==> job 3518 <==
// PMPD
module PMPD(
    input wire clk,
    input wire rst_n,
    input wire sclk,
    input wire mosi,
    input wire ss,
    output wire miso,            
    output wire drive
);
make LEC_CHECK=0 ABC_AREA=0 CAP_MARGIN=20 CELL_PAD_IN_SITES_DETAIL_PLACEMENT=2 CORE_ASPECT_RATIO=0.69 CORE_MARGIN=6 CORE_UTILIZATION=22 CTS_CLUSTER_DIAMETER=24 CTS_CLUSTER_SIZE=47 GPL_ROUTABILITY_DRIVEN=0 HOLD_SLACK_MARGIN=-0.08 MAX_ROUTING_LAYER=met4 SETUP_SLACK_MARGIN=0.12 SLEW_MARGIN=25 finish   # period 8.41 ns
run.sh (not shown) runs the stock make flow with config.mk's settings and CLKGATE_MAP_FILE=.
==> job 1811 (differences from job 3518) <==
==> flow/config.mk (replaced) <==
export PLATFORM = sky130hd
export DESIGN_NAME = PMPD
export DESIGN_NICKNAME = PMPD
export VERILOG_FILES = /design/flow/design.v
export SDC_FILE = /design/flow/constraint.sdc
export NUM_CORES = 4
export LEC_CHECK = 0
export CAP_MARGIN = 20
export CORE_ASPECT_RATIO = 0.8
export CORE_MARGIN = 2
export CORE_UTILIZATION = 30
export GPL_TIMING_DRIVEN = 0
export SLEW_MARGIN = 30
export TNS_END_PERCENT = 25
==> flow/constraint.sdc (replaced) <==
create_clock -name core_clock -period 10.0 [get_ports {clk}]
set_input_delay 2.0000 -clock core_clock [delete_from_list [all_inputs] [get_ports {clk}]]
set_output_delay 2.0000 -clock core_clock [all_outputs]
set_load 0.01 [all_outputs]
==> results <==
- Job 3518 completed without violations. Job 1811 produced a clean layout.
- Between job 1811 and job 3518, the lower worst hold slack is in job 1811 (gap 1.7 ps).
- Of job 1811 and job 3518, job 3518 has the higher wire length (gap 29%, measured against job 3518).
- Sequential share of layout area: job 1811 is higher than job 3518 (4.2 points).
- Against job 1811, the setup slack of job 3518 is worse by 1600 ps.

---

==> v26 <==
Starting RTL as in the previous note.
## PMPD
module PMPD(
    input wire clk,
    input wire rst_n,
    input wire sclk,
    input wire mosi,
    input wire ss,
    output wire miso,            
    output wire drive
);
export LEC_CHECK = 0
export ABC_AREA = 0
export CAP_MARGIN = 20
export CORE_MARGIN = 2
export CORE_UTILIZATION = 72
export CTS_CLUSTER_DIAMETER = 43
export CTS_CLUSTER_SIZE = 31
export PLACE_DENSITY = 0.4
export SETUP_SLACK_MARGIN = 1.4
export SLEW_MARGIN = 20
create_clock -name core_clock -period 6.07 [get_ports {clk}]
==> inputs of v38, as changes to v26 <==
ABC_AREA = 1   (was 0)
CTS_CLUSTER_DIAMETER = 394   (was 43)
CTS_CLUSTER_SIZE = 10   (was 31)
PLACE_DENSITY = default   (was 0.4)
SETUP_SLACK_MARGIN = default   (was 1.4)
==> flow/constraint.sdc (replaced) <==
create_clock -name core_clock -period 4.45 [get_ports {clk}]
set_input_delay 0.8900 -clock core_clock [delete_from_list [all_inputs] [get_ports {clk}]]
set_output_delay 0.8900 -clock core_clock [all_outputs]
set_load 0.01 [all_outputs]
==> inputs of v23, as changes to v26 <==
ABC_AREA = 1   (was 0)
CAP_MARGIN = 0   (was 20)
CORE_ASPECT_RATIO = 0.71   (was default)
CTS_CLUSTER_DIAMETER = 397   (was 43)
CTS_CLUSTER_SIZE = 10   (was 31)
PLACE_DENSITY = default   (was 0.4)
PLACE_DENSITY_LB_ADDON = 0.11   (was default)
SETUP_SLACK_MARGIN = default   (was 1.4)
==> flow/constraint.sdc (replaced) <==
create_clock -name core_clock -period 4.72 [get_ports {clk}]
set_input_delay 0.9440 -clock core_clock [delete_from_list [all_inputs] [get_ports {clk}]]
set_output_delay 0.9440 -clock core_clock [all_outputs]
set_load 0.01 [all_outputs]
==> comparison table <==
| quantity | v23 | v26 | v38 |
|---|---|---|---|
| Slack of the critical path | -1.945 ns | -0.3225 ns | -2.114 ns |
| Met3 Use GR | 4.344% | 3.268% | 3.784% |
| Inserted tap cell count | 1537 | 1500 | 1512 |
| Vias in the first global route | 60040 | 46410 | 60650 |
| Antenna violations before repair | 1 | 2 | 0 |
| Tally of OpenROAD warnings | 88 | 70 | 76 |
| Count of endpoints failing setup in the final report | 19 | 3 | 18 |
| Buffers plus inverters on the worst setup path | 4 | 5 | 8 |
| Slowest cell on the critical path | or4_4 | fa_1 | fa_1 |
| Late-Pin Clk Latency | 0.81 ns | 0.78 ns | 0.82 ns |
| Netlist Area Pre-Place | 82600 µm² | 82190 µm² | 82600 µm² |
| Non-CTS buffers | 460 | 253 | 505 |
| Average cell area after synthesis | 9.141 µm² | 13.95 µm² | 9.141 µm² |
| Post-Synth AOI/OAI Area | 12.08% | 3.881% | 12.08% |
| Layout filler cell count | 6318 | 6008 | 6622 |
| Final weighted congestion in routability-driven placement | 0.8955 | 0.8355 | 0.8508 |
| Met1 global-route usage | 42.19% | 31.74% | 40.21% |
| Clock-pin transition on the worst setup and hold timing paths | 0.06 ns | 0.07 ns | 0.05 ns |
| Run status | finished with violations | finished with violations | finished with violations |
| Reasons for failing layout checks | setup timing | setup timing | setup timing |
| Cell Count, Final, Fillers Out | 10880 | 7715 | 10910 |
| Max stage delay on crit path | 0.58 ns | 0.53 ns | 0.57 ns |
| Min-delay worst type | in -> async | reg -> reg | in -> async |
| Total chip power | 31580 µW | 24320 µW | 33410 µW |

---

==> run a <==
Starting RTL as in the previous note.
make LEC_CHECK=0 CAP_MARGIN=20 CORE_MARGIN=6 CORE_UTILIZATION=22 CTS_CLUSTER_SIZE=47 GPL_ROUTABILITY_DRIVEN=1 HOLD_SLACK_MARGIN=-0.08 PLACE_DENSITY_LB_ADDON=0.14 SETUP_SLACK_MARGIN=0.12 SLEW_MARGIN=20 finish   # period 8.41 ns
==> run b (differences from run a) <==
==> flow/config.mk (replaced) <==
export PLATFORM = sky130hd
export DESIGN_NAME = PMPD
export DESIGN_NICKNAME = PMPD
export VERILOG_FILES = /design/flow/design.v
export SDC_FILE = /design/flow/constraint.sdc
export NUM_CORES = 4
export LEC_CHECK = 0
export ABC_AREA = 1
export CAP_MARGIN = 20
export CORE_MARGIN = 2
export CORE_UTILIZATION = 40
export CTS_CLUSTER_DIAMETER = 291
export SLEW_MARGIN = 20
==> flow/constraint.sdc (replaced) <==
create_clock -name core_clock -period 10.0 [get_ports {clk}]
set_input_delay 2.0000 -clock core_clock [delete_from_list [all_inputs] [get_ports {clk}]]
set_output_delay 2.0000 -clock core_clock [all_outputs]
set_load 0.01 [all_outputs]
==> comparison table <==
metric	run a	run b
Startpoint of the worst register-to-register path	check_respiration.fir_long[15][1]$_DFFE_PN0P_	check_respiration.fir_long[15][2]$_DFFE_PN0P_
Met3 wire length	5.010 mm	4.167 mm
Met1 routing resource usage after global routing	10.24%	19.90%
Hold Crit Start	spi.ss_sync[0]$_DFF_P_	spi.pm_sync[0]$_DFF_P_
Number of inserted diodes	1	4
Worst endpoint data arrival time	8040 ps	8060 ps
DRT Wirelength	142.9 mm	146.9 mm
Post-layout min period	7303 ps	7303 ps
Final non-filler cell area	0.09594 mm²	0.09199 mm²
Buffer-and-inverter tally for the worst setup path	3	6
Status	complete, no violations	complete, no violations
Relative slew margins	32.32%	21.63%
Number of well taps	4950	2688
Core occupancy in the finished layout	25.91%	44.87%
PwrDens	204.1 mW/mm²	171.0 mW/mm²

---

==> wip/willow <==
Starting RTL as in the previous note.
make LEC_CHECK=0 ABC_AREA=1 CAP_MARGIN=20 CELL_PAD_IN_SITES_DETAIL_PLACEMENT=2 CORE_ASPECT_RATIO=0.69 CORE_MARGIN=6 CORE_UTILIZATION=22 CTS_CLUSTER_DIAMETER=24 CTS_CLUSTER_SIZE=47 GPL_ROUTABILITY_DRIVEN=1 HOLD_SLACK_MARGIN=-0.08 MAX_ROUTING_LAYER=met4 PLACE_DENSITY_LB_ADDON=0.07 SETUP_SLACK_MARGIN=0.12 SLEW_MARGIN=25 finish   # period 8.41 ns
==> wip/quartz: changes against wip/willow <==
ABC_AREA = default   (was 1)
CELL_PAD_IN_SITES_DETAIL_PLACEMENT = default   (was 2)
CORE_ASPECT_RATIO = default   (was 0.69)
CORE_MARGIN = 2   (was 6)
CORE_UTILIZATION = 37   (was 22)
CTS_CLUSTER_DIAMETER = default   (was 24)
CTS_CLUSTER_SIZE = default   (was 47)
GPL_ROUTABILITY_DRIVEN = default   (was 1)
HOLD_SLACK_MARGIN = default   (was -0.08)
MAX_ROUTING_LAYER = default   (was met4)
PLACE_DENSITY_LB_ADDON = default   (was 0.07)
SETUP_SLACK_MARGIN = default   (was 0.12)
SLEW_MARGIN = 20   (was 25)
==> flow/constraint.sdc (replaced) <==
create_clock -name core_clock -period 8.01 [get_ports {clk}]
set_input_delay 1.6020 -clock core_clock [delete_from_list [all_inputs] [get_ports {clk}]]
set_output_delay 1.6020 -clock core_clock [all_outputs]
set_load 0.01 [all_outputs]
==> comparison <==
- Between wip/willow and wip/quartz, the lower wire length is in wip/quartz (gap about 70%, measured against wip/quartz).
- Against wip/willow, the final area of wip/quartz is lower by about 15%.
- Via count: wip/willow is larger than wip/quartz (about 40%).
- Clock power: wip/willow is larger than wip/quartz (about 150%).
- Of wip/willow and wip/quartz, wip/willow has the higher final cell count (gap about 60%, measured against wip/quartz).
- Against wip/willow, the utilization of wip/quartz is higher by 12 points.
- Between wip/quartz and wip/willow, the lower worst setup slack is in wip/willow (gap 0.044 ns).
- In wip/willow the count of clock-buffer cells in the layout is higher than in wip/quartz, by 626.
==> figures <==
quantity	wip/quartz	wip/willow
Final Routed Wirelength	124,000 um	209,000 um
Initial antenna violation count	1	5
Pwr per Cell Area	211 nW/um^2	300 nW/um^2
Clock network contribution to total cell area	0.0739	0.195
Repair and plain buffers	65	76
DRT iter0 DRCs	2,071	2,348
Total power	19.5 mW	32.8 mW
Reg-to-reg slack, setup	0.75 ns	0.70 ns
Stage-log warning count	66	80
Run status	complete, no violations	complete, no violations
Data arrival at the endpoint of the critical path	7.92 ns	8.60 ns
Crit share post-route	0.907	0.917
Post-layout nets	6,265	9,672
Number of global-route vias before repair	45,200	70,300
Clock-pin transition on the worst setup and hold timing paths	0.06 ns	0.04 ns
Cell internal pwr	15.5 mW	26.0 mW
Layout non-clock buf frac	0.00795	0.00796

---

==> inputs of 11-17 <==
PMPD again, from the RTL that the note above started with.
// PMPD
module PMPD(
    input wire clk,
    input wire rst_n,
    input wire sclk,
    input wire mosi,
    input wire ss,
    output wire miso,            
    output wire drive
);
    wire [63:0] state_buffer;
    wire pm;
    wire [15:0] rate_inst;
    wire [15:0] rate_avg;
    wire [7:0] bpm_short_avg;
    wire [7:0] bpm_long_avg;
    wire [5:0] rr_short_avg;
    wire [5:0] rr_long_avg;
    wire pedal_flag;
    wire expression_flag;
    wire bpm_flag;
    wire rr_flag;
    spi_8byte spi (
        .clk(clk),
        .rst_n(rst_n),
        .sclk(sclk),
        .mosi(mosi),
        .ss(ss), 
        .miso(miso), 
        .pm(pm),
        .rate_inst(rate_inst),
        .rate_avg(rate_avg),
        .bpm_short_avg(bpm_short_avg),
        .bpm_long_avg(bpm_long_avg),
        .rr_short_avg(rr_short_avg),
        .rr_long_avg(rr_long_avg),
        .pedal_flag(pedal_flag),
        .expression_flag(expression_flag),
        .bpm_flag(bpm_flag),
        .rr_flag(rr_flag),
        .rx_data(state_buffer)
    );
    wire tick_1hz;
    wire tick_10hz;
    multi_clock_divider prescaler(
        .clk(clk),
        .rst_n(rst_n),
        .tick_1hz(tick_1hz),
        .tick_10hz(tick_10hz)
    );
    check_pedal check_pedal(
        .clk(clk),
        .rst_n(rst_n),
        .tick_10hz(tick_10hz),
        .pedal_buffer(state_buffer[31:24]),
        .pedal_flag(pedal_flag),
        .rate_inst(rate_inst),
        .rate_avg(rate_avg)
    );
    check_expression check_expression(
        .clk(clk),
        .rst_n(rst_n),
        .expression_buffer(state_buffer[23:16]),
        .expression_flag(expression_flag)        
    );
    check_bpm check_bpm(
        .clk(clk),
        .rst_n(rst_n),
        .tick_10hz(tick_10hz),
        .bpm_buffer(state_buffer[15:8]),
        .bpm_flag(bpm_flag),
        .short_avg(bpm_short_avg),
        .long_avg(bpm_long_avg)
    );
  ...
clock: 8.41 ns
lec_check: 0
cap_margin: 20
core_margin: 6
core_utilization: 22
cts_cluster_diameter: 24
cts_cluster_size: 47
gpl_routability_driven: 1
hold_slack_margin: -0.08
place_density: 0.54
setup_slack_margin: 0.12
slew_margin: 25
==> inputs of 11-10, as changes to 11-17 <==
- CORE_MARGIN: 6 -> 2
- CORE_UTILIZATION: 22 -> 17
- CTS_CLUSTER_DIAMETER: 24 -> unset
- CTS_CLUSTER_SIZE: 47 -> unset
- GPL_ROUTABILITY_DRIVEN: 1 -> unset
- HOLD_SLACK_MARGIN: -0.08 -> unset
- PLACE_DENSITY: 0.54 -> unset
- SETUP_SLACK_MARGIN: 0.12 -> unset
- SLEW_MARGIN: 25 -> 20
==> flow/constraint.sdc (replaced) <==
create_clock -name core_clock -period 13.0 [get_ports {clk}]
set_input_delay 2.6000 -clock core_clock [delete_from_list [all_inputs] [get_ports {clk}]]
set_output_delay 2.6000 -clock core_clock [all_outputs]
set_load 0.01 [all_outputs]
==> inputs of 02-21, as changes to 11-17 <==
- CORE_ASPECT_RATIO: unset -> 0.5
- CORE_MARGIN: 6 -> 2
- CORE_UTILIZATION: 22 -> 72
- CTS_CLUSTER_DIAMETER: 24 -> unset
- HOLD_SLACK_MARGIN: -0.08 -> unset
- PLACE_DENSITY: 0.54 -> unset
- PLACE_DENSITY_LB_ADDON: unset -> 0.0
- SETUP_SLACK_MARGIN: 0.12 -> 1.56
- SLEW_MARGIN: 25 -> 20
==> flow/constraint.sdc (replaced) <==
create_clock -name core_clock -period 5.33 [get_ports {clk}]
set_input_delay 1.0660 -clock core_clock [delete_from_list [all_inputs] [get_ports {clk}]]
set_output_delay 1.0660 -clock core_clock [all_outputs]
set_load 0.01 [all_outputs]
==> results <==
Worst setup path startpoint: 11-17 check_respiration.fir_long[15][1]$_DFFE_PN0P_; 11-10 check_respiration.fir_long[119][1]$_DFFE_PN0P_; 02-21 spi.rx_data[24]$_DFFE_PN0P_
Worst setup path end: 11-17 check_respiration.rr_flag$_DFFE_PN0P_; 11-10 check_respiration.rr_flag$_DFFE_PN0P_; 02-21 check_pedal.pedal_flag$_DFFE_PN0P_
Highest clock rate: 11-17 0.1338 GHz; 11-10 0.1316 GHz; 02-21 0.1527 GHz
Area of the core: 11-17 370,300 um^2; 11-10 481,800 um^2; 02-21 113,000 um^2
Standard cell area after detailed placement: 11-17 88,140 um^2; 11-10 89,910 um^2; 02-21 86,630 um^2
GR Util met2: 11-17 11.13%; 11-10 7.896%; 02-21 44.40%
N_taps: 11-17 4,950; 11-10 6,425; 02-21 1,513
Worst-case setup margin in the final layout: 11-17 938.2 ps; 11-10 5400 ps; 02-21 -1218 ps
Layout fillers: 11-17 36,987; 11-10 51,780; 02-21 5,508
Share of total power in the clock network: 11-17 68.2%; 11-10 49.6%; 02-21 45.5%
Classification of the worst-slack hold path: 11-17 flip-flop to flip-flop; 11-10 flip-flop to flip-flop; 02-21 primary input to asynchronous set/reset pin
Layout Area Growth over Synthesis: 11-17 30.48%; 11-10 18.29%; 02-21 14.69%
Peak supply drop: 11-17 165.4 uV; 11-10 96.87 uV; 02-21 341.3 uV
Final Power: 11-17 30,380 uW; 11-10 12,340 uW; 02-21 27,900 uW
Status: 11-17 timing/DRC/antenna clean; 11-10 timing/DRC/antenna clean; 02-21 failed layout checks
Layout check failures: 11-17 -; 11-10 -; 02-21 negative setup slack
Unrepaired setup endpoints after global routing: 11-17 no; 11-10 no; 02-21 yes

---

==> inputs of run Y <==
PMPD again, from the RTL that the note above started with.
==> flow/design.v (excerpt) <==
module PMPD(
    input wire clk,
    input wire rst_n,
    input wire sclk,
    input wire mosi,
    input wire ss,
    output wire miso,            
    output wire drive
);
clock: 14.0 ns
lec_check: 0
abc_area: 1
cap_margin: 5
cell_pad_in_sites_detail_placement: 1
core_aspect_ratio: 1.22
core_margin: 2
core_utilization: 60
cts_cluster_diameter: 291
gpl_timing_driven: 0
hold_slack_margin: 0.1
min_routing_layer: met2
place_density: 0.93
setup_slack_margin: -0.83
slew_margin: 20
==> run K (differences from run Y) <==
ABC_AREA = not set   (was 1)
CAP_MARGIN = 20   (was 5)
CELL_PAD_IN_SITES_DETAIL_PLACEMENT = not set   (was 1)
CORE_ASPECT_RATIO = not set   (was 1.22)
CORE_UTILIZATION = 40   (was 60)
CTS_CLUSTER_DIAMETER = not set   (was 291)
GPL_TIMING_DRIVEN = not set   (was 0)
HOLD_SLACK_MARGIN = not set   (was 0.1)
MIN_ROUTING_LAYER = not set   (was met2)
PLACE_DENSITY = not set   (was 0.93)
SETUP_SLACK_MARGIN = not set   (was -0.83)
==> flow/constraint.sdc (replaced) <==
create_clock -name core_clock -period 10.0 [get_ports {clk}]
set_input_delay 2.0000 -clock core_clock [delete_from_list [all_inputs] [get_ports {clk}]]
set_output_delay 2.0000 -clock core_clock [all_outputs]
set_load 0.01 [all_outputs]
==> run C (differences from run Y) <==
ABC_AREA = 0   (was 1)
CAP_MARGIN = 20   (was 5)
CELL_PAD_IN_SITES_DETAIL_PLACEMENT = not set   (was 1)
CORE_ASPECT_RATIO = not set   (was 1.22)
CORE_UTILIZATION = 72   (was 60)
CTS_CLUSTER_DIAMETER = not set   (was 291)
CTS_CLUSTER_SIZE = 31   (was not set)
GPL_TIMING_DRIVEN = not set   (was 0)
HOLD_SLACK_MARGIN = not set   (was 0.1)
MIN_ROUTING_LAYER = not set   (was met2)
PLACE_DENSITY = not set   (was 0.93)
SETUP_SLACK_MARGIN = 1.4   (was -0.83)
==> flow/constraint.sdc (replaced) <==
create_clock -name core_clock -period 4.91 [get_ports {clk}]
set_input_delay 0.9820 -clock core_clock [delete_from_list [all_inputs] [get_ports {clk}]]
set_output_delay 0.9820 -clock core_clock [all_outputs]
set_load 0.01 [all_outputs]
==> run G (differences from run Y) <==
ABC_AREA = not set   (was 1)
CAP_MARGIN = 20   (was 5)
CELL_PAD_IN_SITES_DETAIL_PLACEMENT = not set   (was 1)
CORE_ASPECT_RATIO = not set   (was 1.22)
CORE_UTILIZATION = 40   (was 60)
CTS_CLUSTER_DIAMETER = not set   (was 291)
GPL_TIMING_DRIVEN = not set   (was 0)
HOLD_SLACK_MARGIN = not set   (was 0.1)
MIN_ROUTING_LAYER = not set   (was met2)
PLACE_DENSITY = not set   (was 0.93)
SETUP_SLACK_MARGIN = not set   (was -0.83)
==> flow/constraint.sdc (replaced) <==
create_clock -name core_clock -period 8.01 [get_ports {clk}]
set_input_delay 1.6020 -clock core_clock [delete_from_list [all_inputs] [get_ports {clk}]]
set_output_delay 1.6020 -clock core_clock [all_outputs]
set_load 0.01 [all_outputs]
==> summary of the runs <==
- Run G passed the timing, DRC and antenna checks. Run K completed with no timing, DRC or antenna violations. Run C ran to the end with violations: setup timing. Run Y did not get past 5_1_grt.
- Routed wire length, lowest first: run G, run K, run C.
- Count of clock-buffer cells in the layout, lowest first: run C, run G, run K.
- Sequential cell count is the same in run C and run K.
- Of run K and run G, run G has the higher combinational power (gap about 20%, measured against run G).
- First-iteration DRC count: run G > run C > run K.
- Design area: run C > run G > run K.
Power is estimated from default activity; no workload was simulated.
